==> inputs of run a <==
// hopselection
module hopselection(
clk_6M, rstz, p_033us,
regi_isMaster,
ps_pagerespTO,
fk_page,
scancase,
m_half_tslot_p,
connsnewslave, connsnewmaster,
txbit_period, rxbit_period,
fkset_p,   
psackfhs, pagetxfhs, pagetmp, pagerxackfhs ,
corre_threshold,
psrxfhs_succ_p,
psrxfhs,
pstxid,
m_tslot_p, ms_tslot_p,
ps_N_incr_p,
pageAB_2Npage_count, 
Atrain,
regi_interlace_offset, regi_page_k_nudge,
regi_AFH_mode,
regi_AFH_N, regi_AFH_channel_map,
ps, gips, is, giis, page, inquiry, mpr, spr, ir, conns,
prs_clock_frozen, prm_clock_frozen,
CLK, CLKE, CLKN, BD_ADDR,
counter_isFHS,
fk,
fk_chg_p, fk_chg_p_ff,
fk_pstxid
);
export LEC_CHECK = 0
export ABC_AREA = 1
export CAP_MARGIN = 0
export CELL_PAD_IN_SITES_GLOBAL_PLACEMENT = 0
export CORE_MARGIN = 4
export CORE_UTILIZATION = 40
export CTS_CLUSTER_DIAMETER = 72
export CTS_CLUSTER_SIZE = 83
export HOLD_SLACK_MARGIN = 0.11
export MAX_ROUTING_LAYER = met4
export PLACE_DENSITY = 0.91
export SETUP_SLACK_MARGIN = 3.08
export SLEW_MARGIN = 20
export TNS_END_PERCENT = 55
create_clock -name core_clock -period 16.6 [get_ports {clk_6M}]
run.sh (not shown) runs the stock make flow with config.mk's settings and CLKGATE_MAP_FILE=.
==> run b: changes against run a <==
==> flow/config.mk (replaced) <==
export PLATFORM = sky130hd
export DESIGN_NAME = hopselection
export DESIGN_NICKNAME = hopselection
export VERILOG_FILES = /design/flow/design.v
export SDC_FILE = /design/flow/constraint.sdc
export NUM_CORES = 4
export LEC_CHECK = 0
export ABC_AREA = 1
export CAP_MARGIN = 20
export CORE_MARGIN = 2
export CORE_UTILIZATION = 70
export CTS_CLUSTER_DIAMETER = 232
export CTS_CLUSTER_SIZE = 37
export HOLD_SLACK_MARGIN = 0.3
export MAX_ROUTING_LAYER = met4
export SETUP_SLACK_MARGIN = -1.01
export SLEW_MARGIN = 20
==> flow/constraint.sdc (replaced) <==
create_clock -name core_clock -period 13.3 [get_ports {clk_6M}]
set_input_delay 2.6600 -clock core_clock [delete_from_list [all_inputs] [get_ports {clk_6M}]]
set_output_delay 2.6600 -clock core_clock [all_outputs]
set_load 0.01 [all_outputs]
==> run c: changes against run a <==
==> flow/config.mk (replaced) <==
export PLATFORM = sky130hd
export DESIGN_NAME = hopselection
export DESIGN_NICKNAME = hopselection
export VERILOG_FILES = /design/flow/design.v
export SDC_FILE = /design/flow/constraint.sdc
export NUM_CORES = 4
export LEC_CHECK = 0
export CAP_MARGIN = 20
export CORE_MARGIN = 2
export CORE_UTILIZATION = 58
export SLEW_MARGIN = 20
==> flow/constraint.sdc (replaced) <==
create_clock -name core_clock -period 12.8 [get_ports {clk_6M}]
set_input_delay 2.5600 -clock core_clock [delete_from_list [all_inputs] [get_ports {clk_6M}]]
set_output_delay 2.5600 -clock core_clock [all_outputs]
set_load 0.01 [all_outputs]
==> impl_metrics.csv <==
group,metric,value,unit
clock_network,clkLatencyLatePin,0.44,ns
sta,final_max_slew_viol_count,0,
detailed_routing,route.met3.wl,5.198,mm
global_routing,groute.layer.met1.usage,0.2671,
power_and_ir_drop,powerDensity,139.4,nW/um2
synthesis,simple_gate_area_frac,0.2689,
detailed_routing,via_count,19021,
placed_design,place_inst,3316,
floorplanning,chip_area,46600,um2
clock_network,clk_pin_slew_worst_paths,0.07,ns
layout,num-multi-input-gates,1831,
hold_path,min_path_cells,2,
detailed_routing,first_pass_iters,13,
global_routing,antenna_found_initial,0,
synthesis,synthTopCellsByArea,"dfrtp_1, nand2_1, ha_1, inv_1, nand3_1",
layout,clk_share,0.03002,
power_and_ir_drop,finalPower,3104,uW
status,status,"timing/DRC/antenna clean",
the above is filed under run a

==> impl_metrics.csv <==
group,metric,value,unit
status,error,"[ERROR GRT-0116] Global routing finished with congestion. Check the congestion regions in the DRC Viewer.",
synthesis,synthTopCellsByArea,"dfrtp_1, nand2_1, ha_1, inv_1, nand3_1",
clock_network,clock_path_buffers,2,
global_routing,track_usage,0.7789,
status,stop_stage,"global routing (5_1_grt)",
clock_network,postCtsSetupBuffers,8,
floorplanning,pin_count,266,
synthesis,edf_count,0,
floorplanning,chip_area,25960,um2
synthesis,yosysWarnings,10,
status,status,"aborted with a tool error",
clock_network,cts_hold_buf,0,
synthesis,synthAdderAreaFrac,0.1394,
global_routing,groute.layer.met1.usage,0.7497,
synthesis,simple_gate_area_frac,0.2689,
synthesis,yosys_area,17280,um2
placed_design,place_inst,3306,
synthesis,xor_share,0.07464,
synthesis,syn_area_per_cell,6.820,um2
the above is filed under run b

==> impl_metrics.csv <==
group,metric,value,unit
clock_network,clkLatencyLatePin,0.45,ns
sta,worst_slack,-2.745,ns
floorplanning,chip_area,31770,um2
sta,finalSetupViolCount,7,
status,status,"finished with violations",
synthesis,simple_gate_area_frac,0.1669,
clock_network,cts_tree,"built",
placed_design,place_inst,2915,
sta,final_max_slew_viol_count,0,
power_and_ir_drop,finalPower,4654,uW
status,violations,"setup timing",
hold_path,min_path_cells,2,
power_and_ir_drop,powerDensity,187.2,nW/um2
global_routing,antenna_found_initial,3,
synthesis,synthTopCellsByArea,"dfrtp_1, ha_1, xnor2_1, mux2i_1, mux4_2",
detailed_routing,via_count,18120,
layout,clk_share,0.02340,
the above is filed under run c

